`design/flow/run.sh`:
```
#!/bin/bash
# the make line also repeats each setting of config.mk as NAME=value (left out here)
make -C /OpenROAD-flow-scripts/flow DESIGN_CONFIG=/design/flow/config.mk WORK_HOME=/design/flow/orfs CLKGATE_MAP_FILE= finish
```
`design/flow/constraint.sdc`:
```
create_clock -name core_clock -period 12.0 [get_ports {clk}]
set_input_delay 2.4000 -clock core_clock [delete_from_list [all_inputs] [get_ports {clk}]]
set_output_delay 2.4000 -clock core_clock [all_outputs]
set_load 0.01 [all_outputs]
```
`design/flow/config.mk`:
```
export PLATFORM = sky130hd
export DESIGN_NAME = AProject2
export DESIGN_NICKNAME = AProject2
export VERILOG_FILES = /design/flow/design.v
export SDC_FILE = /design/flow/constraint.sdc
export NUM_CORES = 4
export LEC_CHECK = 0
export ABC_AREA = 1
export CAP_MARGIN = 20
export CORE_MARGIN = 2
export CORE_UTILIZATION = 72
export CTS_CLUSTER_DIAMETER = 41
export CTS_CLUSTER_SIZE = 83
export HOLD_SLACK_MARGIN = -0.08
export PLACE_DENSITY = 0.67
export SETUP_SLACK_MARGIN = 1.97
export SLEW_MARGIN = 20
```
`design/flow/design.v`:
```
`timescale 1ns / 1ps
module AProject2(led,lednext,switch,switchnext,btn, clk, rst, a, b, c, d, e, f, g, an
    );
input [3:0] btn; 
input [4:0] switch;
input [2:0] switchnext;
input clk; 
input rst;                                   
output a, b, c, d, e, f, g;  
output [3:0] an; 
output [4:0] led;
output [2:0] lednext;
reg a, b, c, d, e, f, g;  
reg [3:0] an;
reg slow_clock;
integer i;
integer count;
integer led_count;
integer guess;
integer guess_count;
integer guess_count2;
integer guess_count3;
reg countPL1;
reg countPL2;
reg countPL2values;
reg tempcount;
reg equaltemp;
reg freeze;
reg switchnextcount;
reg [4:0] led;
reg [2:0] lednext;
reg [4:0] dig;
reg [5:0] button0;
reg [5:0] button1;
reg [5:0] button2;
reg [5:0] button3;
reg [5:0] player1_0;
reg [5:0] player1_1;
reg [5:0] player1_2;
reg [5:0] player1_3;
reg [5:0] player2_0;
reg [5:0] player2_1;
reg [5:0] player2_2;
reg [5:0] player2_3;
reg [19:0] player1_full;
reg [19:0] player2_full;
wire slow_tick = (count > 900) && (slow_clock == 1'b0);
always @(posedge clk) 
begin
	if (rst)
	begin
		count<=0;
		slow_clock<=0;
	end
	else if (count > 900)
	begin
		count<=1;
		slow_clock<=~slow_clock;
	end
	else
		count<=count+1;
end
always @(posedge clk) 
if (rst)
begin
	a=0; b=0; c=0; d=0; e=0; f=0; g=0;
	an=0; led=0; lednext=0; dig=0;
	led_count=0;
	guess=0; guess_count=0; guess_count2=0; guess_count3=0;
	countPL1=0; countPL2=0; countPL2values=0;
	tempcount=0; equaltemp=0; freeze=0; switchnextcount=0;
	button0=0; button1=0; button2=0; button3=0;
	player1_0=0; player1_1=0; player1_2=0; player1_3=0;
	player2_0=0; player2_1=0; player2_2=0; player2_3=0;
	player1_full=0; player2_full=0;
end
else if (slow_tick)
begin
	if(freeze==0)
	begin
		led=switch;
		lednext=switchnext;
	end
	if (switch[4] == 0)                                 
	begin
		an=4'b 1111;
		button0=5'b00000;							
		button1=5'b10001;							
		button2=5'b00001;							
		button3=5'b00100;	
		countPL1=0;
		countPL2=0;
		countPL2values=0;
		tempcount=0;
		equaltemp=0;
		freeze=0;
		guess=0;
		guess_count=0;
		guess_count2=0;
		guess_count3=0;			
		player1_0=0;
		player1_1=0;
		player1_2=0;
		player1_3=0;
		player2_0=0;
		player2_1=0;
		player2_2=0;
		player2_3=0;
		player1_full=0;
		player2_full=0;			
	end
   else
		if(freeze==1)
		begin
			if (led_count > 5000) 
			begin 
				led_count=0;
				led=~led; 
				lednext=~lednext;
			end 
			led_count = led_count+1; 
		end
		if(switchnext[2]==1)								 
		begin
			if(switchnextcount==0)
			begin
				button0=player2_0;
				button1=player2_1;
				button2=player2_2;
				button3=player2_3;
				switchnextcount=1;
			end	
		end
		else
		begin
		switchnextcount=0;
		end
	 	if(switchnext[1]==0)									 
		begin
			if(countPL1==0)
			begin
				button0=5'b00000;
				button1=5'b10001;
				button2=5'b00001;
				button3=5'b00100;	
				countPL1=1;
				countPL2=0;
			end
		end
      begin 
			case (an)
				4'b 1110: an=4'b 1101;	
				4'b 1101: an=4'b 1011;  
				4'b 1011: an=4'b 0111;
				4'b 0111: an=4'b 1110;
				4'b 1111:an=4'b 0111;				
				default: an=1111; 
			endcase
			case (an)
				4'b 0111:  
				begin
					if(btn == 4'b0001)
					begin
						if(freeze==0)
						begin
							button0=switch;
							dig=button0;  
						end			
					end
					else
					begin
						dig=button0;
					end
				end
				4'b 1011: 
				begin
					if(btn == 4'b0010)
					begin
						if(freeze==0)
						begin								
							button1=switch;
							dig=button1;
						end
					end
					else
					begin
						dig=button1;
					end
				end	 
				4'b 1101: 
				begin
					if(btn == 4'b0100)
					begin
						if(freeze==0)
						begin								
							button2=switch;
							dig=button2;
						end
					end
					else
					begin
						dig=button2;
					end
				end
				4'b1110:  
				begin
					if(btn == 4'b1000)
					begin
						if(freeze==0)
						begin
							button3=switch;
							dig=button3;
						end
					end
					else
					begin
						dig=button3;
					end	
				end
			endcase
			if(switchnext[1]==1)														 
			begin
				if(countPL2==0)
				begin
					player1_0=button0;						     					 
					player1_1=button1;
					player1_2=button2;
					player1_3=button3;
					player1_full[4:0]=player1_0;
					player1_full[9:5]=player1_1;
					player1_full[14:10]=player1_2;
					player1_full[19:15]=player1_3;
					button0=5'b00000;
					button1=5'b10010;
					button2=5'b00001;
					button3=5'b00100;	
					countPL1=0;
					countPL2=1;
				end
				if(switchnext[0]==1)													 
				begin
					if(countPL2values==0)
					begin					
						player2_0=button0;						     					 
						player2_1=button1;
						player2_2=button2;
						player2_3=button3;
						player2_full[4:0]=player2_0;
						player2_full[9:5]=player2_1;
						player2_full[14:10]=player2_2;
						player2_full[19:15]=player2_3;								
						countPL2values=1;
					end
				end
				if(switchnext[0]==0)													 
				begin
					if(countPL2values==1)
					begin
						if(player2_full < player1_full)     					 
						begin
							button0=5'b 00000;
							button1=5'b 00011;
							button2=5'b 00001;
							button3=5'b 10010;
							guess=guess+1;
							countPL2values=0;
						end
						if(player2_full > player1_full)      					 
						begin
							button0=5'b 00000;
							button1=5'b 00101;
							button2=5'b 00010;
							button3=5'b 10010;
							guess=guess+1;
							countPL2values=0;
						end
						if(player2_full == player1_full)
						begin
							if(equaltemp==0)
							begin
								guess=guess+1;
								equaltemp=1;
							end
							if(guess>=1000 && guess<10000)
							begin
								guess=guess-1000;
								guess_count3=guess_count3+1;
							end												
							if(guess>=100 && guess<1000)
							begin
								guess=guess-100;
								guess_count2=guess_count2+1;
							end
							if(guess>=10 && guess<100)
							begin
								guess=guess-10;
								guess_count=guess_count+1;													
							end
							if(guess<10)
							begin
								if(tempcount==0)
								begin
									guess=guess+16;
									guess_count=guess_count+16;
									guess_count2=guess_count2+16;
									guess_count3=guess_count3+16;														
									tempcount=1;
								end
								button0=guess;
								button1=guess_count;
								button2=guess_count2;
								button3=guess_count3;
								led=0;
								lednext=0;
								countPL2values=0;
								freeze=1;
							end
						end											
					end
				end
			end
		end
		case (dig) 
		  5'b11111:  begin   
							a=0; b=1; c=1; d=1; e=0; f=0; g=0;  
						 end
		  5'b11110:  begin    
							a=0; b=1; c=1; d=0; e=0; f=0; g=0;  
						 end
		  5'b11101:  begin   
							a=1; b=0; c=0; d=0; e=0; f=1; g=0;  
						 end
		  5'b11100:  begin    
							a=0; b=1; c=1; d=0; e=0; f=0; g=1;  
						 end
		  5'b11011:  begin    
							a=1; b=1; c=0; d=0; e=0; f=0; g=0;  
						 end
		  5'b11010:  begin    
							a=0; b=0; c=0; d=1; e=0; f=0; g=0;  
						 end
		  5'b11001:  begin    
							a=0; b=0; c=0; d=1; e=1; f=0; g=0;  
						 end
		  5'b11000:  begin    
							a=0; b=0; c=0; d=0; e=0; f=0; g=0;  
						 end
		  5'b10111:  begin   
							a=0; b=0; c=0; d=1; e=1; f=1; g=1;  
						 end
		  5'b10110:  begin    
							a=0; b=1; c=0; d=0; e=0; f=0; g=0;  
						 end	
		  5'b10101:  begin    
							a=0; b=1; c=0; d=0; e=1; f=0; g=0;  
						 end
		  5'b10100:  begin    
							a=1; b=0; c=0; d=1; e=1; f=0; g=0;  
						 end
		  5'b10011:  begin    
							a=0; b=0; c=0; d=0; e=1; f=1; g=0;  
						 end 
		  5'b10010:  begin     
							a=0; b=0; c=1; d=0; e=0; f=1; g=0;    
						 end 
		  5'b10001:  begin     
							a=1; b=0; c=0; d=1; e=1; f=1; g=1;  
						 end 
		  5'b10000:  begin    
							a=0; b=0; c=0; d=0; e=0; f=0; g=1;  
						 end 
		  5'b00001:  begin    
							a=1; b=1; c=1; d=0; e=0; f=0; g=1;     
						 end
		  5'b00010:  begin    
							a=1; b=0; c=0; d=1; e=0; f=0; g=0;     
						 end	
		  5'b00011:  begin    
							a=1; b=1; c=0; d=0; e=0; f=1; g=0;     
						 end			 
		  5'b00100:  begin    
							a=0; b=0; c=1; d=1; e=0; f=0; g=0;     
						 end
		  5'b00101:  begin    
							a=1; b=1; c=1; d=1; e=0; f=1; g=1;     
						 end
		  5'b00110:  begin    
							a=1; b=0; c=0; d=0; e=0; f=0; g=1;     
						 end
		  5'b00111:  begin    
							a=0; b=1; c=0; d=0; e=1; f=0; g=1;     
						 end
		  5'b01000:  begin    
							a=1; b=0; c=0; d=0; e=1; f=0; g=0;     
						 end					 
		  5'b00000:  begin    
							a=1; b=1; c=1; d=1; e=1; f=1; g=1;      
						 end 	
		  default:  begin    
							a=1; b=1; c=1; d=1; e=1; f=1; g=1;  
						end 
		endcase 
	end
endmodule
```
==> results_dict.tcl, run 1 <==
# implementation run metrics
set metrics [dict create \
    outcome "did not finish" \
    outcome.stop_stage "5_1_grt" \
    first_reported_error "[ERROR GRT-0232] Routing congestion too high. Check the congestion heatmap in the GUI." \
    pin_count 33 \
    yosysTopAreaCell "dfxtp_1" \
    ctsRootBufferMaster "clkbuf_16" \
    finalWeightedCongestion 1.13 \
    ranking_of_synthesized_cells_by_instance_count "1099 x nand2_1, 445 x inv_1, 398 x nor2_1" \
    ys_cells 3879 \
    ys_sh_aoi_pct 18.8 \
    pre_cts_slack_ns -0.428 \
    synth-edff-count 0 \
    cts_max_path_buffers 3 \
    postSynthCellCount 3879 \
    floorplan.die_area_mm2 0.0320 \
    synthFlopType "dfxtp_1" \
    die_height_um 179 \
    post_synth_mux_area_share_pct 0 \
    top_cells_by_area "dfxtp_1 20%, nand2_1 19%, inv_1 7.6%" \
    design.core.area_mm2 0.0303 \
    synth.cellmix.adderShare_pct 2.27 \
    track_usage_pct 69.0 \
    floorplan.nets 3933 \
    post_synth_main_logic_family "simple AND/OR/NAND/NOR gates" \
    rows 64 \
    post_place_cell_area_mm2 0.0230 \
    synth.cellmix.xorXnorShare_pct 1.35 \
    ys_seq_share_pct 20.3 \
    port-buffer-count 32 \
    area_figure_in_the_yosys_stat_output_mm2 0.0220 \
    ys_types 66 \
    synth-simple-area-share_pct 45.0 \
    synthesis.area_mm2 0.0220 \
    yosysTopAreaCellShare_pct 20.3 \
    cts-htree-levels 2 \
    clock_sink_count 223 \
    fp-utilization_pct 72.6 \
    placed_instances 4246 \
    synth_area_per_cell_um2 5.68 \
    post-dp-hpwl_um 57800 \
    most_instantiated_library_cell_after_synthesis "nand2_1" \
    cts_hold_buf 0 \
    synthArstFlopShare_pct 0 \
    remaining_global_route_overflow 18 \
    ys_warn_count 1 \
    die_width_um 179 \
    cts-buffers-inserted 38 \
    ys.flops 223 \
]
## metrics by stage
stage                     util (%)  hold slack (ns)  power [mW]  TNS [ns]
after detailed placement      75.8            0.456        1.37    -17.44
after CTS                     85.1            0.466        2.59         0
after floorplan                  -            0.438        1.20         0
after global placement        75.8            0.452        1.36   -0.0370
## layer usage
metal | global-route usage, % | overflow
met1 | 71.4 | 0
met5 | 23.1 | 0
met2 | 87.9 | 9
met4 | 61.9 | 8
met3 | 50.8 | 1
## what timing repair did
item / in CTS
cloned: 8
endpoints found under the hold margin: 0
buffers inserted: 68
pin swaps: 66
gates resized: 245
setup endpoints to repair: 73
==> inputs of run 2 (changes only) <==
Settings changed: ABC_AREA 1 to 0, CAP_MARGIN 20 to 15, CELL_PAD_IN_SITES_GLOBAL_PLACEMENT set to 0, CTS_CLUSTER_DIAMETER 41 to 234, CTS_CLUSTER_SIZE 83 to 72, HOLD_SLACK_MARGIN -0.08 to 0.28, MAX_ROUTING_LAYER set to met4, MIN_ROUTING_LAYER set to met1, PLACE_DENSITY 0.67 to not set, PLACE_DENSITY_LB_ADDON set to 0.01, SETUP_SLACK_MARGIN 1.97 to 2.94, TNS_END_PERCENT set to 40.
Clock period 12.0 ns to 9.86 ns, I/O delays scaled along.
==> run 2 against run 1 <==
Effect of this change: the run fails in 4_1_cts; synthesized cell count shrank 34%; die size down 16%; synthesized area fell by 16%.
==> results_dict.tcl, run 2 <==
# implementation run metrics
set metrics [dict create \
    outcome "did not finish" \
    outcome.stop_stage "4_1_cts" \
    first_reported_error "[ERROR DPL-0038] Utilization greater than 100%, impossible to legalize" \
    die_width_um 164 \
    ranking_of_synthesized_cells_by_instance_count "347 x nor2_1, 333 x nand2_1, 223 x dfxtp_1" \
    pin_count 33 \
    synthesis.area_mm2 0.0184 \
    ys_seq_share_pct 24.2 \
    synth.cellmix.adderShare_pct 2.71 \
    rows 58 \
    floorplan.die_area_mm2 0.0269 \
    ys_warn_count 1 \
    ys.flops 223 \
    port-buffer-count 32 \
    synth.cellmix.xorXnorShare_pct 9.91 \
    post_synth_main_logic_family "simple AND/OR/NAND/NOR gates" \
    ys_types 99 \
    ys_cells 2576 \
    synthFlopType "dfxtp_1" \
    fp-utilization_pct 73.2 \
    postSynthCellCount 2576 \
    synth_area_per_cell_um2 7.16 \
    area_figure_in_the_yosys_stat_output_mm2 0.0184 \
    floorplan.nets 2630 \
    synth-edff-count 0 \
    top_cells_by_area "dfxtp_1 24%, nor2_1 7.1%, nand2_1 6.8%" \
    yosysTopAreaCellShare_pct 24.2 \
    yosysTopAreaCell "dfxtp_1" \
    finalWeightedCongestion 1.14 \
    most_instantiated_library_cell_after_synthesis "nor2_1" \
    synth-simple-area-share_pct 32.7 \
    post_synth_mux_area_share_pct 3.23 \
    design.core.area_mm2 0.0252 \
    post-dp-hpwl_um 63600 \
    synthArstFlopShare_pct 0 \
    die_height_um 164 \
    ys_sh_aoi_pct 23.1 \
]
run 2: stage by stage:
stage	setup slack [ns]	hold WS [ns]	area [µm²]	power, mW	cells
2_1_floorplan	-4.20	0.432	18800	1.03	2576
3_3_place_gp	-3.49	0.439	23600	1.11	3412
3_5_place_dp	-4.47	0.447	23600	1.12	3412
==> inputs of run 3 (changes only) <==
Settings changed: ABC_AREA 0 to 1, CAP_MARGIN 15 to 40, CORE_UTILIZATION 72 to 61, CTS_CLUSTER_DIAMETER 234 to 209, CTS_CLUSTER_SIZE 72 to not set, HOLD_SLACK_MARGIN 0.28 to not set, MAX_ROUTING_LAYER met4 to met5, SETUP_SLACK_MARGIN 2.94 to -0.46, TNS_END_PERCENT 40 to not set.
Clock period 9.86 ns to 16.1 ns, I/O delays scaled along.
==> run 3 against run 2 <==
Effect of this change: now clean on timing, DRC and antenna; synthesized cell count is 51% higher; synthesized area up 19%; die size increased by 40%.
==> results_dict.tcl, run 3 <==
# place-and-route summary
set metrics [dict create \
    layoutNonFillerInstCount 4303 \
    power.combinational.total_uw 454 \
    synth.cellmix.xorXnorShare_pct 1.35 \
    area_figure_in_the_yosys_stat_output_mm2 0.0220 \
    power.group.top "clock" \
    drt-initial-drc-count 4348 \
    floorplan.nets 3933 \
    yosysTopAreaCell "dfxtp_1" \
    area_growth_pct 6.14 \
    grt_pass1_wl_um 133000 \
    floorplan.die_area_mm2 0.0377 \
    p_sw_share_pct 37.5 \
    unrepaired_setup_endpoints_after_global_routing "false" \
    clk-insertion-delay-late_ns 0.59 \
    yosysTopAreaCellShare_pct 20.3 \
    ctsRootBufferMaster "clkbuf_16" \
    pin_count 33 \
    die_width_um 194 \
    warnings 37 \
    post-dp-hpwl_um 62200 \
    cp_data_arrival_time_ns 15.52 \
    drtPass1Iterations 12 \
    hold-path-endpoint "guess_count[3]" \
    final_net_count 3882 \
    critical-path-top-cell-by-count "nand2_1" \
    worst_setup_path_endpoint "button2[1]" \
    finalCritPeriodShare_pct 93.2 \
    hold_path_startpoint "guess_count[3]" \
    ys_types 66 \
    ys.flops 223 \
    placed_instances 4253 \
    slowest_delay_ns 0.54 \
    antenna_found_initial 0 \
    pg_seq_uw 553 \
    post_place_cell_area_mm2 0.0224 \
    critical_path_endpoint_category "register" \
    power_switching_uw 602 \
    tritoncts "done" \
    drt-vias-per-instance 6.40 \
    slew_violations 0 \
    synth-simple-area-share_pct 45.0 \
    clock.fmax_ghz 0.0666 \
    worst_slack_ns 1.09 \
    worstSetupStartpoint "switch[4]" \
    remaining_global_route_overflow 0 \
    final_area_mm2 0.0234 \
    post_synth_main_logic_family "simple AND/OR/NAND/NOR gates" \
    timing.hold.worst_path_depth 2 \
    most_instantiated_library_cell_after_synthesis "nand2_1" \
    top_cells_by_area "dfxtp_1 20%, nand2_1 19%, inv_1 7.6%" \
    synth-edff-count 0 \
    power_frac_comb_pct 28.3 \
    pin_count_of_the_biggest_net_entering_global_routing 111 \
    clock_sink_count 223 \
    timing.critical_path.required_ns 16.61 \
    design.core.area_mm2 0.0356 \
    clockPowerShare_pct 37.3 \
    cts_max_path_buffers 3 \
    crit-reg2reg-launch "an[2]" \
    ant_nets 0 \
    fin_worst_skew_ns 0.0504 \
    post-cts-setup-buffers 0 \
    synthFlopType "dfxtp_1" \
    synth.cellmix.adderShare_pct 2.27 \
    die_height_um 194 \
    ys_warn_count 1 \
    final.min_clock_period_ns 15.01 \
    outcome "timing/DRC/antenna clean" \
    setup_tns_ns 0 \
    ys_seq_share_pct 20.3 \
    cell_family_with_the_largest_share_of_critical_path_delay "simple AND/OR/NAND/NOR gates" \
    pre_cts_slack_ns 1.16 \
    ys_cells 3879 \
    worst_setup_hold_path_clk_slew_ns 0.06 \
    hold_slack_ns 0.466 \
    track_usage_pct 43.1 \
    ranking_of_synthesized_cells_by_instance_count "1099 x nand2_1, 445 x inv_1, 398 x nor2_1" \
    ys_sh_aoi_pct 18.8 \
    static-leakage-power_nw 10.1 \
    synthArstFlopShare_pct 0 \
    internal_power_mw 1.00 \
    max_cap_violations 0 \
    slew_headroom_pct 36.8 \
    routed_wire_length_per_instance_um 19.9 \
    cp.depth 77 \
    cts_hold_buf 0 \
    worstPathBufferInverterCount 12 \
    post_synth_mux_area_share_pct 0 \
    cts-buffers-inserted 26 \
    worst_pin_slew_ns 0.946 \
    total_number_of_vias 27549 \
    worst_hold_path_type "register to register" \
    port-buffer-count 32 \
    power.clock.total_uw 598 \
    drcViolationCount 0 \
    critical_path.max_fanout 31 \
    timing.critical_path.from_type "primary input" \
    sequentialPowerShare_pct 34.4 \
    final_core_util_pct 65.7 \
    synth_area_per_cell_um2 5.68 \
    finalWeightedCongestion 1.09 \
    post_cts.resized_instances 0 \
    power-per-cell-area_mw_per_mm2 68.7 \
    fp-utilization_pct 61.9 \
    fin_total_pwr_mw 1.61 \
    worstReg2RegEnd "button2[1]" \
    route.antenna.diode_count 0 \
    setup_viol_count_final 0 \
    regToRegSetupSlack_ns 3.60 \
    rows 69 \
    number_of_global_route_vias_before_repair 25073 \
    reg2regPathDepth 76 \
    hold_viol_final 0 \
    irDropWorstVdd_mv 0.0885 \
    worst_path_max_delay_cell "nor3_1" \
    postSynthCellCount 3879 \
    cts-htree-levels 1 \
    synthesis.area_mm2 0.0220 \
    setup.worst_path.class "primary input to register" \
    route.final.wire_length_um 85700 \
]
==> run 3: area by class of cell <==
cell class / instances / area, µm²
multi-input combinational: 3007 / 14900
fill: 3274 / 12200
sequential: 223 / 4460
inverter: 489 / 1840
timing repair buffer: 81 / 798
clock buffer: 34 / 711
tap: 461 / 577
clock inverter: 8 / 108
==> run 3: metal layers <==
metal | track usage, % | vias to the layer above | routed length (µm)
li1 | - | 12650 | -
met1 | 54.0 | 12279 | 31300
met4 | 25.6 | 0 | 6500
met2 | 68.3 | 2072 | 37000
met3 | 8.70 | 548 | 10900
met5 | 0 | - | 0
==> inputs of run 4 (changes only) <==
Settings changed: CAP_MARGIN 40 to 20, CELL_PAD_IN_SITES_GLOBAL_PLACEMENT 0 to not set, CORE_UTILIZATION 61 to 72, CTS_CLUSTER_DIAMETER 209 to not set, CTS_CLUSTER_SIZE set to 73, MAX_ROUTING_LAYER met5 to met4, MIN_ROUTING_LAYER met1 to not set, PLACE_DENSITY set to 0.67, PLACE_DENSITY_LB_ADDON 0.01 to not set, SETUP_SLACK_MARGIN -0.46 to not set.
Clock period 16.1 ns to 14.9 ns, I/O delays scaled along.
==> run 4 against run 3 <==
Effect of this change: still clean; clock-buffer cell count did not move; hold slack improved by 0.0016 ns; critical path depth down 8; sequential power rose by 8.0%; combinational power up 7.5%; final cell count is 1.8% lower; critical path type unchanged; critical endpoint is now guess[5]; highest routed layer unchanged.
==> results_dict.tcl, run 4 <==
# place-and-route summary
set metrics [dict create \
    slew_violations 0 \
    p_sw_share_pct 37.5 \
    post_synth_mux_area_share_pct 0 \
    worst_hold_path_type "register to register" \
    cts_max_path_buffers 3 \
    total_number_of_vias 27468 \
    rows 64 \
    worst_path_max_delay_cell "nor3_1" \
    number_of_global_route_vias_before_repair 24385 \
    post_synth_main_logic_family "simple AND/OR/NAND/NOR gates" \
    final.min_clock_period_ns 14.29 \
    power.clock.total_uw 635 \
    synthFlopType "dfxtp_1" \
    drt-initial-drc-count 4405 \
    pin_count_of_the_biggest_net_entering_global_routing 157 \
    cp_data_arrival_time_ns 14.71 \
    ys_cells 3879 \
    drcViolationCount 0 \
    die_height_um 179 \
    regToRegSetupSlack_ns 2.97 \
    power_frac_comb_pct 28.4 \
    hold_path_startpoint "button0[1]" \
    yosysTopAreaCell "dfxtp_1" \
    cts_hold_buf 0 \
    synth.cellmix.xorXnorShare_pct 1.35 \
    clockPowerShare_pct 36.9 \
    worstReg2RegEnd "guess[5]" \
    ys_sh_aoi_pct 18.8 \
    critical-path-top-cell-by-count "nand2_1" \
    die_width_um 179 \
    ranking_of_synthesized_cells_by_instance_count "1099 x nand2_1, 445 x inv_1, 398 x nor2_1" \
    cp.depth 69 \
    antenna_found_initial 2 \
    critical_path_endpoint_category "register" \
    clk-insertion-delay-late_ns 0.58 \
    timing.hold.worst_path_depth 2 \
    hold-path-endpoint "button0[1]" \
    clock.fmax_ghz 0.0700 \
    static-leakage-power_nw 10.0 \
    routed_wire_length_per_instance_um 18.8 \
    sequentialPowerShare_pct 34.7 \
    layoutNonFillerInstCount 4226 \
    synth-simple-area-share_pct 45.0 \
    cts-htree-levels 1 \
    top_cells_by_area "dfxtp_1 20%, nand2_1 19%, inv_1 7.6%" \
    unrepaired_setup_endpoints_after_global_routing "false" \
    worst_setup_path_endpoint "guess[5]" \
    finalCritPeriodShare_pct 95.9 \
    power_switching_uw 645 \
    synth-edff-count 0 \
    route.final.wire_length_um 79600 \
    post-dp-hpwl_um 56800 \
    area_figure_in_the_yosys_stat_output_mm2 0.0220 \
    slew_headroom_pct 21.2 \
    timing.critical_path.from_type "primary input" \
    track_usage_pct 49.4 \
    worstSetupStartpoint "btn[2]" \
    design.core.area_mm2 0.0303 \
    reg2regPathDepth 65 \
    critical_path.max_fanout 56 \
    drtPass1Iterations 10 \
    ys_types 66 \
    layout.filler_cells 2542 \
    irDropWorstVdd_mv 0.0843 \
    final_net_count 3868 \
    outcome "timing/DRC/antenna clean" \
    remaining_global_route_overflow 0 \
    synthArstFlopShare_pct 0 \
    internal_power_mw 1.08 \
    synthesis.area_mm2 0.0220 \
    cell_family_with_the_largest_share_of_critical_path_delay "simple AND/OR/NAND/NOR gates" \
    setup.worst_path.class "primary input to register" \
    fin_worst_skew_ns 0.0363 \
    timing.critical_path.required_ns 15.32 \
    postSynthCellCount 3879 \
    power.group.top "clock" \
    power.combinational.total_uw 488 \
    slowest_delay_ns 0.47 \
    synth_area_per_cell_um2 5.68 \
    crit-reg2reg-launch "freeze" \
    worst_setup_hold_path_clk_slew_ns 0.06 \
    ys_seq_share_pct 20.3 \
    fp-utilization_pct 72.6 \
    finalWeightedCongestion 1.13 \
    worstPathBufferInverterCount 10 \
    grt_pass1_wl_um 123000 \
    max_cap_violations 0 \
    power-per-cell-area_mw_per_mm2 74.1 \
    placed_instances 4180 \
    hold_viol_final 0 \
    area_growth_pct 5.36 \
    setup_viol_count_final 0 \
    floorplan.die_area_mm2 0.0320 \
    warnings 40 \
    synth.cellmix.adderShare_pct 2.27 \
    pg_seq_uw 597 \
    setup_tns_ns 0 \
    worst_pin_slew_ns 1.18 \
    clock_sink_count 223 \
    pin_count 33 \
    most_instantiated_library_cell_after_synthesis "nand2_1" \
    ys.flops 223 \
    cts-buffers-inserted 26 \
    floorplan.nets 3933 \
    drt-vias-per-instance 6.50 \
    tritoncts "done" \
    ant_nets 0 \
    yosysTopAreaCellShare_pct 20.3 \
    ctsRootBufferMaster "clkbuf_16" \
    port-buffer-count 32 \
    ys_warn_count 1 \
]
## run 4: layout make-up
class	count	area, µm²	area share (%)
clock inverter	7	93.8	0.404
multi-input combinational	3007	14900	64.3
timing repair buffer	67	641	2.76
sequential	223	4460	19.2
tap	396	495	2.13
antenna	3	7.51	0.0323
clock buffer	34	731	3.15
inverter	489	1850	7.96
## run 4: metal layers
metal  global-route usage [%]  vias up  wire, µm
li1                         -    12625         -
met1                     59.0    12135     28500
met2                     73.4     2134     33600
met3                     12.9      574     10700
met4                     32.0        0      6710
met5                        -        -         0
## run 4: metrics by stage
step | hold slack [ns] | worst slack (ns) | util, % | total power [mW] | area, µm²
floorplan | 0.438 | 2.36 | - | 0.953 | 22000
global placement | 0.452 | 0.716 | 73.4 | 1.06 | 22300
detailed placement | 0.456 | 0.342 | 73.4 | 1.06 | 22300
CTS | 0.466 | 0.829 | 76.1 | 1.68 | 23100
global route | 0.497 | 0.00355 | 76.5 | 1.77 | 23200
finish | 0.468 | 0.613 | 76.5 | 1.72 | 23200
## run 4: what timing repair did
item,CTS,global route
gates resized,0,16
endpoints found under the setup margin,0,61
endpoints found under the hold margin,0,0
buffers inserted,0,0
==> inputs of run 5 (changes only) <==
Settings changed: CTS_CLUSTER_DIAMETER set to 242, CTS_CLUSTER_SIZE 73 to 80, GPL_ROUTABILITY_DRIVEN set to 0, MAX_ROUTING_LAYER met4 to not set, PLACE_DENSITY 0.67 to not set, PLACE_DENSITY_LB_ADDON set to 0.02, SETUP_SLACK_MARGIN set to 1.32.
Clock period 14.9 ns to 12.0 ns, I/O delays scaled along.
==> run 5 against run 4 <==
Effect of this change: the run now fails in 5_1_grt; die size stayed put; synthesized area unchanged; synthesized cell count unchanged.
==> results_dict.tcl, run 5 <==
# implementation run metrics
set metrics [dict create \
    post_synth_main_logic_family "simple AND/OR/NAND/NOR gates" \
    outcome "did not finish" \
    ys_sh_aoi_pct 18.8 \
    ys.flops 223 \
    cts-htree-levels 1 \
    area_figure_in_the_yosys_stat_output_mm2 0.0220 \
    pin_count 33 \
    ys_cells 3879 \
    post_synth_mux_area_share_pct 0 \
    die_height_um 179 \
    fp-utilization_pct 72.6 \
    remaining_global_route_overflow 10 \
    port-buffer-count 32 \
    most_instantiated_library_cell_after_synthesis "nand2_1" \
    ctsRootBufferMaster "clkbuf_16" \
    rows 64 \
    track_usage_pct 71.8 \
    cts_max_path_buffers 3 \
    synth-edff-count 0 \
    yosysTopAreaCell "dfxtp_1" \
    floorplan.nets 3933 \
    synthesis.area_mm2 0.0220 \
    synth-simple-area-share_pct 45.0 \
    synthFlopType "dfxtp_1" \
    synth_area_per_cell_um2 5.68 \
    clock_sink_count 223 \
    yosysTopAreaCellShare_pct 20.3 \
    floorplan.die_area_mm2 0.0320 \
    ys_seq_share_pct 20.3 \
    top_cells_by_area "dfxtp_1 20%, nand2_1 19%, inv_1 7.6%" \
    cts_hold_buf 0 \
    post-dp-hpwl_um 57600 \
    ys_warn_count 1 \
    synth.cellmix.xorXnorShare_pct 1.35 \
    postSynthCellCount 3879 \
    cts-buffers-inserted 6 \
    first_reported_error "[ERROR GRT-0232] Routing congestion too high. Check the congestion heatmap in the GUI." \
    outcome.stop_stage "5_1_grt" \
    synthArstFlopShare_pct 0 \
    ys_types 66 \
    design.core.area_mm2 0.0303 \
    die_width_um 179 \
    ranking_of_synthesized_cells_by_instance_count "1099 x nand2_1, 445 x inv_1, 398 x nor2_1" \
    synth.cellmix.adderShare_pct 2.27 \
]
==> run 5: per-stage QoR <==
stage	instances	cell area [µm²]	setup WS, ns
after floorplan	3879	22300	0.797
after global placement	4257	23100	-0.314
after detailed placement	4257	23100	-0.590
after CTS	4353	24900	1.30
==> run 5: what timing repair did <==
action / CTS
buffers inserted: 81
endpoints found under the setup margin: 69
gates cloned: 7
gates resized: 232
pin swaps: 94
endpoints found under the hold margin: 0
==> run 5: per-layer routing <==
metal | GRT usage, % | GRT overflow
met1 | 74.7 | 0
met2 | 88.7 | 5
met3 | 55.2 | 0
met4 | 63.1 | 5
met5 | 34.8 | 0
==> inputs of run 6 (changes only) <==
Settings changed: CAP_MARGIN 20 to 15, CELL_PAD_IN_SITES_GLOBAL_PLACEMENT set to 0, CORE_UTILIZATION 72 to 65, CTS_CLUSTER_DIAMETER 242 to 209, CTS_CLUSTER_SIZE 80 to not set, GPL_ROUTABILITY_DRIVEN 0 to not set, MAX_ROUTING_LAYER set to met5, MIN_ROUTING_LAYER set to met1, PLACE_DENSITY_LB_ADDON 0.02 to not set, SETUP_SLACK_MARGIN 1.32 to 1.73.
Clock period 12.0 ns to 12.3 ns, I/O delays scaled along.
==> run 6 against run 5 <==
Effect of this change: the run now finishes clean; synthesized area unchanged; synthesized cell count unchanged; die size up 11%.
==> results_dict.tcl, run 6 <==
# place-and-route summary
set metrics [dict create \
    pin_count 33 \
    worst_slack_ns 0.622 \
    hold_path_startpoint "button0[0]" \
    slew_headroom_pct 17.9 \
    synth.cellmix.xorXnorShare_pct 1.35 \
    cp.depth 67 \
    routed_wire_length_per_instance_um 20.0 \
    yosysTopAreaCell "dfxtp_1" \
    grt_pass1_wl_um 134000 \
    area_figure_in_the_yosys_stat_output_mm2 0.0220 \
    rows 67 \
    ff_latch_area_mm2 0.00446 \
    unrepaired_setup_endpoints_after_global_routing "true" \
    top_cells_by_area "dfxtp_1 20%, nand2_1 19%, inv_1 7.6%" \
    ys_sh_aoi_pct 18.8 \
    fp-utilization_pct 65.9 \
    ys_types 66 \
    internal_power_mw 1.49 \
    slew_violations 0 \
    drt-vias-per-instance 6.50 \
    critical-path-top-cell-by-count "nand2_2" \
    setup.worst_path.class "primary input to register" \
    die_height_um 188 \
    floorplan.die_area_mm2 0.0354 \
    synth-edff-count 0 \
    crit-reg2reg-launch "an[0]" \
    timing.hold.worst_path_depth 2 \
    hold_viol_final 0 \
    synthFlopType "dfxtp_1" \
    area_growth_pct 23.0 \
    synth.cellmix.adderShare_pct 2.27 \
    route.final.wire_length_um 90700 \
    number_of_global_route_vias_before_repair 26414 \
    remaining_global_route_overflow 0 \
    irDropWorstVdd_mv 0.136 \
    ys_cells 3879 \
    postSynthCellCount 3879 \
    layout.filler_cells 2354 \
    slowest_delay_ns 0.45 \
    ys_seq_share_pct 20.3 \
    worst_path_max_delay_cell "buf_16" \
    synth_area_per_cell_um2 5.68 \
    pre_cts_slack_ns -0.345 \
    placed_instances 4319 \
    critical_path.max_fanout 128 \
    post_synth_mux_area_share_pct 0 \
    p_sw_share_pct 38.4 \
    power-per-cell-area_mw_per_mm2 89.1 \
    ranking_of_synthesized_cells_by_instance_count "1099 x nand2_1, 445 x inv_1, 398 x nor2_1" \
    final_net_count 4124 \
    setup_tns_ns 0 \
    ys_warn_count 1 \
    pg_seq_uw 724 \
    synthArstFlopShare_pct 0 \
    fin_worst_skew_ns 0.0174 \
    fin_total_pwr_mw 2.41 \
    post_synth_main_logic_family "simple AND/OR/NAND/NOR gates" \
    timing.critical_path.required_ns 12.79 \
    reg2regPathDepth 68 \
    clock.fmax_ghz 0.0856 \
    synthesis.area_mm2 0.0220 \
    power.group.top "clock" \
    power.clock.total_uw 846 \
    most_instantiated_library_cell_after_synthesis "nand2_1" \
    port-buffer-count 32 \
    worst_pin_slew_ns 1.23 \
    floorplan.nets 3933 \
    layoutNonFillerInstCount 4537 \
    ctsRootBufferMaster "clkbuf_16" \
    outcome "timing/DRC/antenna clean" \
    setup_viol_count_final 0 \
    pin_count_of_the_biggest_net_entering_global_routing 129 \
    tritoncts "done" \
    combGateArea_mm2 0.0165 \
    ant_nets 0 \
    design.core.area_mm2 0.0334 \
    final.min_clock_period_ns 11.68 \
    warnings 41 \
    timing.critical_path.from_type "primary input" \
    hold_slack_ns 0.469 \
    power_switching_uw 926 \
    post-dp-hpwl_um 58700 \
    cell_family_with_the_largest_share_of_critical_path_delay "simple AND/OR/NAND/NOR gates" \
    drcViolationCount 0 \
    power_frac_comb_pct 35.0 \
    ys.flops 223 \
    worst_setup_path_endpoint "guess[31]" \
    finalWeightedCongestion 1.11 \
    hold-path-endpoint "button0[0]" \
    synth-simple-area-share_pct 45.0 \
    max_cap_violations 0 \
    power.combinational.total_uw 844 \
    route.antenna.diode_count 0 \
    static-leakage-power_nw 11.7 \
    regToRegSetupSlack_ns 2.19 \
    worst_setup_hold_path_clk_slew_ns 0.07 \
    yosysTopAreaCellShare_pct 20.3 \
    worstPathBufferInverterCount 10 \
    worst_hold_path_type "register to register" \
    track_usage_pct 46.5 \
    cts_max_path_buffers 3 \
    worstSetupStartpoint "switch[4]" \
    clockPowerShare_pct 35.1 \
    finalCritPeriodShare_pct 94.9 \
    clock_sink_count 223 \
    sequentialPowerShare_pct 30.0 \
    antenna_found_initial 1 \
    critical_path_endpoint_category "register" \
    total_number_of_vias 29473 \
    clk-insertion-delay-late_ns 0.61 \
    drtPass1Iterations 13 \
    cts-htree-levels 1 \
    cp_data_arrival_time_ns 12.17 \
    drt-initial-drc-count 4791 \
    cts-buffers-inserted 27 \
    die_width_um 188 \
    worstReg2RegEnd "guess[31]" \
]
## run 6: cell type report
class,count,share of cell area (%)
Timing Repair Buffer,315,10.0
Timing Repair inverter,2,0.0554
Clock inverter,13,0.591
Clock buffer,35,2.75
Sequential cell,223,16.5
Inverter,489,6.97
Tap cell,448,2.07
Multi-Input combinational cell,3012,61.1
## run 6: what timing repair did
item / CTS / global route
hold buffers: 0 / 0
endpoints found under the setup margin: 69 / 69
buffers inserted: 98 / 59
resized: 231 / 215
gates cloned: 6 / 7
pin swaps: 68 / 149
## run 6: metal layers
metal	wire, µm	GRT usage, %
met5	14	0
met4	8190	31.6
met3	12300	10.3
met2	38400	73.3
met1	31800	56.8
## run 6: through the flow
step | cell area [µm²] | util [%]
2_1_floorplan | 22300 | -
3_3_place_gp | 23200 | 69.4
3_5_place_dp | 23200 | 69.4
4_1_cts | 25800 | 77.0
5_1_grt | 27100 | 81.0
6_report | 27100 | 81.0
==> inputs of run 7 (changes only) <==
Settings changed: ABC_AREA 1 to not set, CAP_MARGIN 15 to 40, CELL_PAD_IN_SITES_GLOBAL_PLACEMENT 0 to 2, CORE_MARGIN 2 to 3, CORE_UTILIZATION 65 to 72, CTS_CLUSTER_DIAMETER 209 to not set, GPL_ROUTABILITY_DRIVEN set to 1, MAX_ROUTING_LAYER met5 to not set, MIN_ROUTING_LAYER met1 to not set, SETUP_SLACK_MARGIN 1.73 to not set, TNS_END_PERCENT set to 15.
Clock period 12.3 ns to 30.9 ns, I/O delays scaled along.
==> run 7 against run 6 <==
Effect of this change: the flow now stops in 3_1_place_gp_skip_io; synthesized cell count decreased by 34%; synthesized area decreased by 16%; die size is 22% lower.
==> results_dict.tcl, run 7 <==
# implementation run metrics
set metrics [dict create \
    outcome "did not finish" \
    outcome.stop_stage "3_1_place_gp_skip_io" \
    first_reported_error "[ERROR GPL-0301] Utilization 144.186 % exceeds 100%." \
    synthesis.area_mm2 0.0184 \
    design.core.area_mm2 0.0247 \
    post_synth_main_logic_family "simple AND/OR/NAND/NOR gates" \
    ys.flops 223 \
    synthArstFlopShare_pct 0 \
    fp-utilization_pct 74.5 \
    area_figure_in_the_yosys_stat_output_mm2 0.0184 \
    die_width_um 166 \
    most_instantiated_library_cell_after_synthesis "nor2_1" \
    synth-simple-area-share_pct 32.7 \
    synth.cellmix.adderShare_pct 2.71 \
    synth.cellmix.xorXnorShare_pct 9.91 \
    synth-edff-count 0 \
    synth_area_per_cell_um2 7.16 \
    ys_seq_share_pct 24.2 \
    ys_sh_aoi_pct 23.1 \
    top_cells_by_area "dfxtp_1 24%, nor2_1 7.1%, nand2_1 6.8%" \
    die_height_um 166 \
    postSynthCellCount 2576 \
    ys_types 99 \
    rows 57 \
    ys_warn_count 1 \
    post_synth_mux_area_share_pct 3.23 \
    yosysTopAreaCellShare_pct 24.2 \
    ranking_of_synthesized_cells_by_instance_count "347 x nor2_1, 333 x nand2_1, 223 x dfxtp_1" \
    floorplan.nets 2630 \
    yosysTopAreaCell "dfxtp_1" \
    ys_cells 2576 \
    floorplan.die_area_mm2 0.0276 \
    synthFlopType "dfxtp_1" \
]
==> inputs of run 8 (changes only) <==
Settings changed: CAP_MARGIN 40 to 20, CELL_PAD_IN_SITES_GLOBAL_PLACEMENT 2 to not set, CORE_ASPECT_RATIO set to 1.15, CORE_MARGIN 3 to 2, CORE_UTILIZATION 72 to 40, GPL_ROUTABILITY_DRIVEN 1 to not set, GPL_TIMING_DRIVEN set to 0, HOLD_SLACK_MARGIN set to 0.15, TNS_END_PERCENT 15 to not set.
Clock period 30.9 ns to 20.6 ns, I/O delays scaled along.
==> run 8 against run 7 <==
Effect of this change: now clean on timing, DRC and antenna; synthesized area unchanged; die size up 74%; synthesized cell count unchanged.
==> results_dict.tcl, run 8 <==
# place-and-route summary
set metrics [dict create \
    synth-edff-count 0 \
    rows 84 \
    warnings 34 \
    clock.fmax_ghz 0.0499 \
    placed_instances 3208 \
    post_synth_mux_area_share_pct 3.23 \
    worstReg2RegEnd "button0[4]" \
    port-buffer-count 29 \
    regToRegSetupSlack_ns 5.31 \
    yosysTopAreaCellShare_pct 24.2 \
    finalCritPeriodShare_pct 97.3 \
    drcViolationCount 0 \
    total_number_of_vias 21408 \
    synth-simple-area-share_pct 32.7 \
    ys.flops 223 \
    worst_hold_path_type "register to register" \
    clock_sink_count 223 \
    synthesis.area_mm2 0.0184 \
    critical_path_endpoint_category "register" \
    cp.depth 64 \
    hold-path-endpoint "e" \
    synth.cellmix.adderShare_pct 2.71 \
    power_frac_comb_pct 8.8 \
    ranking_of_synthesized_cells_by_instance_count "347 x nor2_1, 333 x nand2_1, 223 x dfxtp_1" \
    route.antenna.diode_count 0 \
    worst_setup_path_endpoint "button0[4]" \
    cts-htree-levels 1 \
    track_usage_pct 32.8 \
    drtPass1Iterations 7 \
    final_area_mm2 0.0208 \
    worst_slack_ns 0.561 \
    setup_viol_count_final 0 \
    remaining_global_route_overflow 0 \
    cell_family_with_the_largest_share_of_critical_path_delay "simple AND/OR/NAND/NOR gates" \
    hold_viol_final 0 \
    power.clock.total_uw 502 \
    synthFlopType "dfxtp_1" \
    setup.worst_path.class "primary input to register" \
    fp-utilization_pct 40.4 \
    drt-vias-per-instance 6.55 \
    cp_data_arrival_time_ns 20.50 \
    power-per-cell-area_mw_per_mm2 49.2 \
    most_instantiated_library_cell_after_synthesis "nor2_1" \
    ctsRootBufferMaster "clkbuf_16" \
    post_synth_main_logic_family "simple AND/OR/NAND/NOR gates" \
    timing.critical_path.required_ns 21.06 \
    synthArstFlopShare_pct 0 \
    worst_path_max_delay_cell "o21ai_0" \
    layoutNonFillerInstCount 3270 \
    route.final.wire_length_um 81000 \
    post_place_cell_area_mm2 0.0195 \
    internal_power_uw 747 \
    worstPathBufferInverterCount 19 \
    pg_seq_uw 432 \
    crit-reg2reg-launch "switchnextcount" \
    worst_setup_hold_path_clk_slew_ns 0.06 \
    pre_cts_slack_ns -4.20 \
    power.combinational.total_uw 90.6 \
    synth.cellmix.xorXnorShare_pct 9.91 \
    clk-insertion-delay-late_ns 0.59 \
    ys_warn_count 1 \
    drt-initial-drc-count 2487 \
    area_figure_in_the_yosys_stat_output_mm2 0.0184 \
    slew_violations 0 \
    floorplan.die_area_mm2 0.0478 \
    ys_types 99 \
    cts_hold_buf 0 \
    p_sw_share_pct 27.1 \
    critical-path-top-cell-by-count "nand2_1" \
    ant_nets 0 \
    irDropWorstVdd_mv 0.0614 \
    pin_count 33 \
    power.group.top "clock" \
    ys_cells 2576 \
    ys_sh_aoi_pct 23.1 \
    number_of_global_route_vias_before_repair 19655 \
    cts-buffers-inserted 27 \
    fin_worst_skew_ns 0.0192 \
    timing.hold.worst_path_depth 2 \
    tritoncts "done" \
    finalWeightedCongestion 1.03 \
    synth_area_per_cell_um2 7.16 \
    final.min_clock_period_ns 20.04 \
    die_width_um 204 \
    hold_path_startpoint "e" \
    cts_max_path_buffers 3 \
    pin_count_of_the_biggest_net_entering_global_routing 15 \
    timing.critical_path.from_type "primary input" \
    max_cap_violations 0 \
    design.core.area_mm2 0.0456 \
    clockPowerShare_pct 49.0 \
    yosysTopAreaCell "dfxtp_1" \
    area_growth_pct 13.0 \
    sequentialPowerShare_pct 42.2 \
    setup_tns_ns 0 \
    routed_wire_length_per_instance_um 24.8 \
    worst_pin_slew_ns 1.26 \
    ys_seq_share_pct 24.2 \
    outcome "timing/DRC/antenna clean" \
    final_net_count 2703 \
    grt_pass1_wl_um 120000 \
    reg2regPathDepth 61 \
    static-leakage-power_nw 7.08 \
    worstSetupStartpoint "switch[4]" \
    antenna_found_initial 1 \
    die_height_um 234 \
    critical_path.max_fanout 19 \
    slew_headroom_pct 15.6 \
    floorplan.nets 2630 \
    power_switching_uw 277 \
    postSynthCellCount 2576 \
    post-dp-hpwl_um 62500 \
    slowest_delay_ns 0.54 \
    top_cells_by_area "dfxtp_1 24%, nor2_1 7.1%, nand2_1 6.8%" \
]
-- run 8: area by class of cell --
class	count	area (µm²)
Buffer	146	613
Clock buffer	33	738
Tap cell	602	753
Timing Repair Buffer	47	422
Clock inverter	15	180
Fill cell	4736	24800
Multi-Input combinational cell	2157	13500
Sequential cell	223	4460
Inverter	47	176
-- run 8: metal layers --
metal,part of all wire (%),vias up,global-route usage [%],wire (µm)
li1,-,9609,-,-
met1,39,10207,40.4,31600
met2,45,1265,53.1,36300
met3,8.5,325,4.81,6870
met4,7.7,2,22.0,6250
met5,0.017,-,0,14
-- run 8: what timing repair did --
item	in CTS	in global routing
pin swaps	4	3
resized	35	46
buffers inserted	10	7
endpoints found under the setup margin	72	60
-- run 8: metrics by stage --
step,util [%],hold slack (ns),total power [mW]
after global routing,45.7,0.485,1.05
after floorplan,-,0.432,0.489
after CTS,45.2,0.462,1.02
after global placement,42.7,0.442,0.523
final,45.7,0.460,1.02
after detailed placement,42.8,0.454,0.524
==> inputs of run 9 (changes only) <==
Settings changed: ABC_AREA set to 1, CORE_ASPECT_RATIO 1.15 to not set, CORE_UTILIZATION 40 to 72, CTS_CLUSTER_SIZE set to 75, GPL_TIMING_DRIVEN 0 to not set, HOLD_SLACK_MARGIN 0.15 to not set, PLACE_DENSITY set to 0.67, SETUP_SLACK_MARGIN set to 3.86.
Clock period 20.6 ns to 14.9 ns, I/O delays scaled along.
==> run 9 against run 8 <==
Effect of this change: the flow now stops in 5_1_grt; synthesized area rose by 19%; synthesized cell count rose by 51%; die size fell by 33%.
==> results_dict.tcl, run 9 <==
# implementation run metrics
set metrics [dict create \
    post-dp-hpwl_um 57100 \
    postSynthCellCount 3879 \
    track_usage_pct 82.2 \
    floorplan.die_area_mm2 0.0320 \
    cts_max_path_buffers 3 \
    cts-htree-levels 1 \
    synth_area_per_cell_um2 5.68 \
    post_synth_main_logic_family "simple AND/OR/NAND/NOR gates" \
    area_figure_in_the_yosys_stat_output_mm2 0.0220 \
    cts-buffers-inserted 27 \
    outcome "did not finish" \
    synthArstFlopShare_pct 0 \
    cts_hold_buf 0 \
    synth.cellmix.xorXnorShare_pct 1.35 \
    ys.flops 223 \
    first_reported_error "[ERROR GRT-0232] Routing congestion too high. Check the congestion heatmap in the GUI." \
    pin_count 33 \
    ys_types 66 \
    synth.cellmix.adderShare_pct 2.27 \
    ranking_of_synthesized_cells_by_instance_count "1099 x nand2_1, 445 x inv_1, 398 x nor2_1" \
    port-buffer-count 32 \
    placed_instances 4178 \
    synth-simple-area-share_pct 45.0 \
    outcome.stop_stage "5_1_grt" \
    remaining_global_route_overflow 304 \
    fp-utilization_pct 72.6 \
    yosysTopAreaCell "dfxtp_1" \
    rows 64 \
    synthesis.area_mm2 0.0220 \
    design.core.area_mm2 0.0303 \
    top_cells_by_area "dfxtp_1 20%, nand2_1 19%, inv_1 7.6%" \
    synth-edff-count 0 \
    yosysTopAreaCellShare_pct 20.3 \
    die_width_um 179 \
    ys_warn_count 1 \
    ys_cells 3879 \
    clock_sink_count 223 \
    ctsRootBufferMaster "clkbuf_16" \
    pre_cts_slack_ns 0.344 \
    post_synth_mux_area_share_pct 0 \
    synthFlopType "dfxtp_1" \
    ys_sh_aoi_pct 18.8 \
    ys_seq_share_pct 20.3 \
    finalWeightedCongestion 1.11 \
    most_instantiated_library_cell_after_synthesis "nand2_1" \
    floorplan.nets 3933 \
    post_place_cell_area_mm2 0.0225 \
    die_height_um 179 \
]
[run 9: layer usage]
layer | track usage [%] | GRT overflow
met3 | 69.6 | 13
met2 | 96.5 | 144
met1 | 81.0 | 4
met4 | 84.6 | 142
met5 | 38.1 | 1
[run 9: timing repair]
action,4_1_cts
pin swaps,124
gates cloned,11
resized,315
setup endpoints to repair,73
setup buffers,128
==> inputs of run 10 (changes only) <==
Settings changed: ABC_AREA 1 to not set, CAP_MARGIN 20 to 5, CORE_ASPECT_RATIO set to 1.89, CORE_MARGIN 2 to 7, CORE_UTILIZATION 72 to 63, CTS_CLUSTER_SIZE 75 to not set, MAX_ROUTING_LAYER set to met5, MIN_ROUTING_LAYER set to met2, PLACE_DENSITY 0.67 to not set, PLACE_DENSITY_LB_ADDON set to 0.14, SETUP_SLACK_MARGIN 3.86 to 0.44, SLEW_MARGIN 20 to 35.
Clock period 14.9 ns to 13.7 ns, I/O delays scaled along.
==> run 10 against run 9 <==
Effect of this change: the run again fails in 5_1_grt; synthesized area down 16%; die size up 7.8%; synthesized cell count down 34%.
==> results_dict.tcl, run 10 <==
# implementation run metrics
set metrics [dict create \
    cts-htree-levels 1 \
    synth.cellmix.adderShare_pct 2.71 \
    cts-buffers-inserted 21 \
    ys.flops 223 \
    die_height_um 249 \
    port-buffer-count 32 \
    fp-utilization_pct 63.7 \
    outcome "did not finish" \
    synthesis.area_mm2 0.0184 \
    most_instantiated_library_cell_after_synthesis "nor2_1" \
    synth_area_per_cell_um2 7.16 \
    synth-edff-count 0 \
    ys_cells 2576 \
    yosysTopAreaCellShare_pct 24.2 \
    finalWeightedCongestion 1.38 \
    synthFlopType "dfxtp_1" \
    remaining_global_route_overflow 158 \
    synth.cellmix.xorXnorShare_pct 9.91 \
    floorplan.nets 2630 \
    outcome.stop_stage "5_1_grt" \
    post_synth_mux_area_share_pct 3.23 \
    design.core.area_mm2 0.0289 \
    floorplan.die_area_mm2 0.0345 \
    cts_max_path_buffers 3 \
    ys_types 99 \
    ys_sh_aoi_pct 23.1 \
    die_width_um 138 \
    synthArstFlopShare_pct 0 \
    clock_sink_count 223 \
    postSynthCellCount 2576 \
    area_figure_in_the_yosys_stat_output_mm2 0.0184 \
    ys_seq_share_pct 24.2 \
    yosysTopAreaCell "dfxtp_1" \
    top_cells_by_area "dfxtp_1 24%, nor2_1 7.1%, nand2_1 6.8%" \
    rows 86 \
    ctsRootBufferMaster "clkbuf_16" \
    cts_hold_buf 0 \
    post-dp-hpwl_um 61100 \
    ys_warn_count 1 \
    synth-simple-area-share_pct 32.7 \
    pin_count 33 \
    track_usage_pct 79.5 \
    first_reported_error "[ERROR GRT-0116] Global routing finished with congestion. Check the congestion regions in the DRC Viewer." \
    ranking_of_synthesized_cells_by_instance_count "347 x nor2_1, 333 x nand2_1, 223 x dfxtp_1" \
    post_synth_main_logic_family "simple AND/OR/NAND/NOR gates" \
]
[run 10: per-layer routing]
layer  GRT overflow  GRT usage [%]
met2             53           85.7
met1              -              -
met3             48           81.7
met4             44           69.6
met5             13           46.4
[run 10: per-stage QoR]
stage / hold slack (ns) / total power [mW] / setup WS (ns) / instance area (µm²) / std cells
after floorplan: 0.432 / 0.741 / -1.13 / 18800 / 2576
after global placement: 0.439 / 0.805 / -0.998 / 23000 / 3353
after detailed placement: 0.448 / 0.808 / -1.24 / 23000 / 3353
after CTS: 0.458 / 1.45 / 0.0982 / 24400 / 3415
[run 10: what timing repair did]
item / CTS
buffers inserted: 24
setup endpoints to repair: 62
pin swaps: 45
gates cloned: 1
gates resized: 93
endpoints found under the hold margin: 0
==> inputs of run 11 (changes only) <==
Settings changed: ABC_AREA set to 1, CAP_MARGIN 5 to 20, CELL_PAD_IN_SITES_DETAIL_PLACEMENT set to 2, CELL_PAD_IN_SITES_GLOBAL_PLACEMENT set to 2, CORE_ASPECT_RATIO 1.89 to 1.15, CORE_MARGIN 7 to 2, CORE_UTILIZATION 63 to 28, CTS_CLUSTER_DIAMETER set to 207, GPL_ROUTABILITY_DRIVEN set to 1, GPL_TIMING_DRIVEN set to 1, MAX_ROUTING_LAYER met5 to not set, PLACE_DENSITY_LB_ADDON 0.14 to not set, SETUP_SLACK_MARGIN 0.44 to not set, SLEW_MARGIN 35 to 20.
Clock period 13.7 ns to 20.6 ns, I/O delays scaled along.
==> run 11 against run 10 <==
Effect of this change: now clean on timing, DRC and antenna; die size rose by 130%; synthesized area grew 19%; synthesized cell count increased by 51%.
==> results_dict.tcl, run 11 <==
# place-and-route summary
set metrics [dict create \
    outcome "timing/DRC/antenna clean" \
    final.min_clock_period_ns 18.78 \
    slew_violations 0 \
    sequentialPowerShare_pct 30.6 \
    post-cts-setup-buffers 0 \
    power-per-cell-area_mw_per_mm2 58.6 \
    power.combinational.total_uw 404 \
    post_synth_main_logic_family "simple AND/OR/NAND/NOR gates" \
    setup_tns_ns 0 \
    most_instantiated_library_cell_after_synthesis "nand2_1" \
    pre_cts_slack_ns 1.74 \
    synth.cellmix.xorXnorShare_pct 1.35 \
    synth.cellmix.adderShare_pct 2.27 \
    layout.filler_cells 9908 \
    post-dp-hpwl_um 89900 \
    yosysTopAreaCell "dfxtp_1" \
    floorplan.die_area_mm2 0.0809 \
    combGateArea_mm2 0.0149 \
    ff_latch_area_mm2 0.00446 \
    remaining_global_route_overflow 0 \
    timing.critical_path.required_ns 21.07 \
    rows 110 \
    setup_viol_count_final 0 \
    cts-buffers-inserted 31 \
    finalWeightedCongestion 1.01 \
    die_height_um 305 \
    slew_headroom_pct 17.9 \
    ys.flops 223 \
    reg2regPathDepth 68 \
    power_frac_comb_pct 28.6 \
    fin_total_pwr_mw 1.41 \
    worstPathBufferInverterCount 9 \
    worst_setup_path_endpoint "lednext[2]" \
    worst_hold_path_type "register to register" \
    internal_power_uw 844 \
    ys_cells 3879 \
    cp_data_arrival_time_ns 19.25 \
    setup.worst_path.class "primary input to register" \
    cts_hold_buf 0 \
    critical_path_endpoint_category "register" \
    unrepaired_setup_endpoints_after_global_routing "false" \
    ys_warn_count 1 \
    timing.hold.worst_path_depth 2 \
    pg_seq_uw 432 \
    cts_max_path_buffers 3 \
    critical_path.max_fanout 64 \
    ranking_of_synthesized_cells_by_instance_count "1099 x nand2_1, 445 x inv_1, 398 x nor2_1" \
    pin_count_of_the_biggest_net_entering_global_routing 153 \
    route.final.wire_length_um 121000 \
    die_width_um 266 \
    routed_wire_length_per_instance_um 24.9 \
    ys_seq_share_pct 20.3 \
    power_switching_uw 570 \
    top_cells_by_area "dfxtp_1 20%, nand2_1 19%, inv_1 7.6%" \
    ctsRootBufferMaster "clkbuf_16" \
    worst_path_max_delay_cell "o21ai_0" \
    slowest_delay_ns 0.59 \
    pin_count 33 \
    synthFlopType "dfxtp_1" \
    static-leakage-power_nw 10.1 \
    clock_sink_count 223 \
    timing.critical_path.from_type "primary input" \
    synthesis.area_mm2 0.0220 \
    number_of_global_route_vias_before_repair 42314 \
    ant_nets 0 \
    hold_viol_final 0 \
    track_usage_pct 44.2 \
    worst_slack_ns 1.82 \
    synthArstFlopShare_pct 0 \
    max_cap_violations 0 \
    drt-initial-drc-count 6337 \
    regToRegSetupSlack_ns 5.73 \
    design.core.area_mm2 0.0780 \
    post_synth_mux_area_share_pct 0 \
    ys_types 66 \
    clk-insertion-delay-late_ns 0.65 \
    power.group.top "clock" \
    cp.depth 70 \
    fp-utilization_pct 28.2 \
    clock.fmax_ghz 0.0533 \
    grt_pass1_wl_um 181000 \
    port-buffer-count 32 \
    finalCritPeriodShare_pct 91.2 \
    area_growth_pct 9.56 \
    antenna_found_initial 0 \
    worstSetupStartpoint "switch[4]" \
    final_net_count 3871 \
    irDropWorstVdd_mv 0.0722 \
    tritoncts "done" \
    drcViolationCount 0 \
    drt-vias-per-instance 7.70 \
    yosysTopAreaCellShare_pct 20.3 \
    post_cts.resized_instances 0 \
    worst_pin_slew_ns 1.22 \
    crit-reg2reg-launch "an[2]" \
    hold_path_startpoint "tempcount" \
    drtPass1Iterations 9 \
    fin_worst_skew_ns 0.0387 \
    postSynthCellCount 3879 \
    cts-htree-levels 1 \
    cell_family_with_the_largest_share_of_critical_path_delay "simple AND/OR/NAND/NOR gates" \
    power.clock.total_uw 577 \
    synth-edff-count 0 \
    ys_sh_aoi_pct 18.8 \
    layoutNonFillerInstCount 4861 \
    placed_instances 4791 \
    worst_setup_hold_path_clk_slew_ns 0.06 \
    worstReg2RegEnd "lednext[2]" \
    critical-path-top-cell-by-count "nand2_1" \
    synth_area_per_cell_um2 5.68 \
    synth-simple-area-share_pct 45.0 \
    hold-path-endpoint "tempcount" \
    area_figure_in_the_yosys_stat_output_mm2 0.0220 \
    total_number_of_vias 37429 \
    floorplan.nets 3933 \
    p_sw_share_pct 40.3 \
    clockPowerShare_pct 40.8 \
    warnings 42 \
]
==> run 11: routing by layer <==
layer	global-route usage, %	wire length, µm
met2	55.2	61800
met4	8.56	11100
met3	55.8	47100
met5	13.6	929
met1	-	0
==> run 11: layout make-up <==
| class | count | share of cell area, % |
|---|---|---|
| Inverter | 489 | 7.66 |
| Sequential cell | 223 | 18.5 |
| Tap cell | 1008 | 5.22 |
| Timing Repair Buffer | 65 | 2.43 |
| Antenna cell | 11 | 0.114 |
| Clock inverter | 15 | 0.575 |
| Clock buffer | 43 | 3.73 |
| Multi-Input combinational cell | 3007 | 61.8 |
==> run 11: metrics by stage <==
stage / utilization (%) / hold slack, ns / cell area [µm²]
floorplan: - / 0.438 / 22000
global placement: 29.5 / 0.453 / 23000
detailed placement: 29.5 / 0.460 / 23000
CTS: 30.9 / 0.470 / 24100
global route: 30.9 / 0.496 / 24100
finish: 30.9 / 0.472 / 24100
==> inputs of run 12 (changes only) <==
Settings changed: CAP_MARGIN 20 to 15, CELL_PAD_IN_SITES_DETAIL_PLACEMENT 2 to not set, CELL_PAD_IN_SITES_GLOBAL_PLACEMENT 2 to 0, CORE_ASPECT_RATIO 1.15 to not set, CORE_UTILIZATION 28 to 65, CTS_CLUSTER_DIAMETER 207 to 209, CTS_CLUSTER_SIZE set to 23, GPL_ROUTABILITY_DRIVEN 1 to not set, GPL_TIMING_DRIVEN 1 to not set, MAX_ROUTING_LAYER set to met4, MIN_ROUTING_LAYER met2 to met1, SETUP_SLACK_MARGIN set to 1.73.
Clock period 20.6 ns to 12.0 ns, I/O delays scaled along.
==> run 12 against run 11 <==
Effect of this change: worst setup slack worse by 1.1 ns; synthesized area stayed put; flip-flop count stayed put; global-route usage is 2.9 points higher; final area increased by 12%; non-clock buffer count up 261; register-to-register slack worse by 3.4 ns; hold slack gained 0.0024 ns; clock power is 16% lower.
==> results_dict.tcl, run 12 <==
# place-and-route summary
set metrics [dict create \
    outcome "timing/DRC/antenna clean" \
    worst_pin_slew_ns 1.18 \
    hold-path-endpoint "button2[4]" \
    power.combinational.total_uw 853 \
    power.group.top "combinational cells" \
    antenna_found_initial 1 \
    internal_power_mw 1.23 \
    post_synth_mux_area_share_pct 0 \
    synth-simple-area-share_pct 45.0 \
    irDropWorstVdd_mv 0.0900 \
    final_core_util_pct 80.6 \
    post-dp-hpwl_um 59500 \
    timing.critical_path.required_ns 12.42 \
    hold_path_startpoint "button2[4]" \
    layoutNonFillerInstCount 4514 \
    slew_violations 0 \
    fin_total_pwr_mw 2.08 \
    ys_warn_count 1 \
    synth-edff-count 0 \
    slowest_delay_ns 0.38 \
    design.core.area_mm2 0.0334 \
    floorplan.die_area_mm2 0.0354 \
    setup.worst_path.class "primary input to register" \
    post_synth_main_logic_family "simple AND/OR/NAND/NOR gates" \
    clockPowerShare_pct 23.4 \
    rows 67 \
    floorplan.nets 3933 \
    power-per-cell-area_mw_per_mm2 77.2 \
    synth_area_per_cell_um2 5.68 \
    clock_sink_count 223 \
    most_instantiated_library_cell_after_synthesis "nand2_1" \
    pg_seq_uw 741 \
    warnings 41 \
    synthArstFlopShare_pct 0 \
    tritoncts "done" \
    hold_viol_final 0 \
    clk-insertion-delay-late_ns 0.53 \
    die_height_um 188 \
    critical_path.max_fanout 8 \
    synthesis.area_mm2 0.0220 \
    worst_setup_hold_path_clk_slew_ns 0.10 \
    worst_path_max_delay_cell "o21ai_4" \
    grt_pass1_wl_um 132000 \
    cp.depth 75 \
    cp_data_arrival_time_ns 11.74 \
    area_figure_in_the_yosys_stat_output_mm2 0.0220 \
    critical-path-top-cell-by-count "nand2_1" \
    pin_count 33 \
    postSynthCellCount 3879 \
    ant_nets 0 \
    synth.cellmix.adderShare_pct 2.27 \
    top_cells_by_area "dfxtp_1 20%, nand2_1 19%, inv_1 7.6%" \
    timing.hold.worst_path_depth 2 \
    cts-buffers-inserted 13 \
    track_usage_pct 47.0 \
    post_place_cell_area_mm2 0.0235 \
    drtPass1Iterations 17 \
    area_growth_pct 22.4 \
    synthFlopType "dfxtp_1" \
    ys_cells 3879 \
    setup_viol_count_final 0 \
    yosysTopAreaCellShare_pct 20.3 \
    route.final.wire_length_um 89500 \
    critical_path_endpoint_category "register" \
    worstReg2RegEnd "button2[3]" \
    ys_seq_share_pct 20.3 \
    worst_setup_path_endpoint "button2[3]" \
    final_net_count 4119 \
    drt-initial-drc-count 4456 \
    number_of_global_route_vias_before_repair 25898 \
    port-buffer-count 32 \
    reg2regPathDepth 72 \
    final_area_mm2 0.0270 \
    drt-vias-per-instance 6.47 \
    ctsRootBufferMaster "clkbuf_16" \
    worst_hold_path_type "register to register" \
    fin_worst_skew_ns 0.0484 \
    clock.fmax_ghz 0.0883 \
    slew_headroom_pct 21.3 \
    worstPathBufferInverterCount 16 \
    cell_family_with_the_largest_share_of_critical_path_delay "simple AND/OR/NAND/NOR gates" \
    ys_types 66 \
    power_frac_comb_pct 41.0 \
    power.clock.total_uw 487 \
    placed_instances 4352 \
    timing.critical_path.from_type "primary input" \
    finalCritPeriodShare_pct 94.4 \
    sequentialPowerShare_pct 35.6 \
    remaining_global_route_overflow 0 \
    die_width_um 188 \
    setup_tns_ns 0 \
    routed_wire_length_per_instance_um 19.8 \
    final.min_clock_period_ns 11.32 \
    ys.flops 223 \
    finalWeightedCongestion 1.07 \
    total_number_of_vias 29227 \
    power_switching_uw 850 \
    ys_sh_aoi_pct 18.8 \
    drcViolationCount 0 \
    layout.filler_cells 2447 \
    pin_count_of_the_biggest_net_entering_global_routing 108 \
    max_cap_violations 0 \
    yosysTopAreaCell "dfxtp_1" \
    worstSetupStartpoint "switch[4]" \
    cts_max_path_buffers 3 \
    ranking_of_synthesized_cells_by_instance_count "1099 x nand2_1, 445 x inv_1, 398 x nor2_1" \
    static-leakage-power_nw 11.5 \
    cts-htree-levels 1 \
    p_sw_share_pct 40.8 \
    crit-reg2reg-launch "an[0]" \
    synth.cellmix.xorXnorShare_pct 1.35 \
    unrepaired_setup_endpoints_after_global_routing "true" \
    fp-utilization_pct 65.9 \
    regToRegSetupSlack_ns 2.29 \
]
[run 12: area by class of cell]
type	instances	area (µm²)	share of cell area, %
antenna	1	2.50	0.00928
clock buffer	14	339	1.26
clock inverter	1	7.51	0.0278
inverter	489	1890	7.00
multi-input combinational	3010	16800	62.3
sequential	223	4460	16.6
tap	448	561	2.08
timing repair buffer	326	2890	10.7
timing repair inverter	2	15.0	0.0557
[run 12: per-layer routing]
layer / vias up / wire length, µm / global-route usage, %
li1: 13134 / - / -
met1: 13071 / 32000 / 57.8
met2: 2351 / 38400 / 72.3
met3: 671 / 11500 / 7.95
met4: 0 / 7550 / 28.4
met5: - / 0 / -
[run 12: repair_timing]
action                                  CTS  global route
buffers inserted                         57            75
resized                                 217           310
hold buffers                              0             0
endpoints found under the setup margin   70            72
pin swaps                                63           137
gates cloned                              9             4
[run 12: metrics by stage]
stage                     worst slack [ns]  hold slack [ns]
after CTS                             1.14            0.475
after floorplan                      0.797            0.438
after global routing                 0.299            0.492
after global placement               0.140            0.450
after detailed placement            -0.286            0.460
final                                0.677            0.475
Power figures rest on the tool's default switching activity, not on a simulated workload.
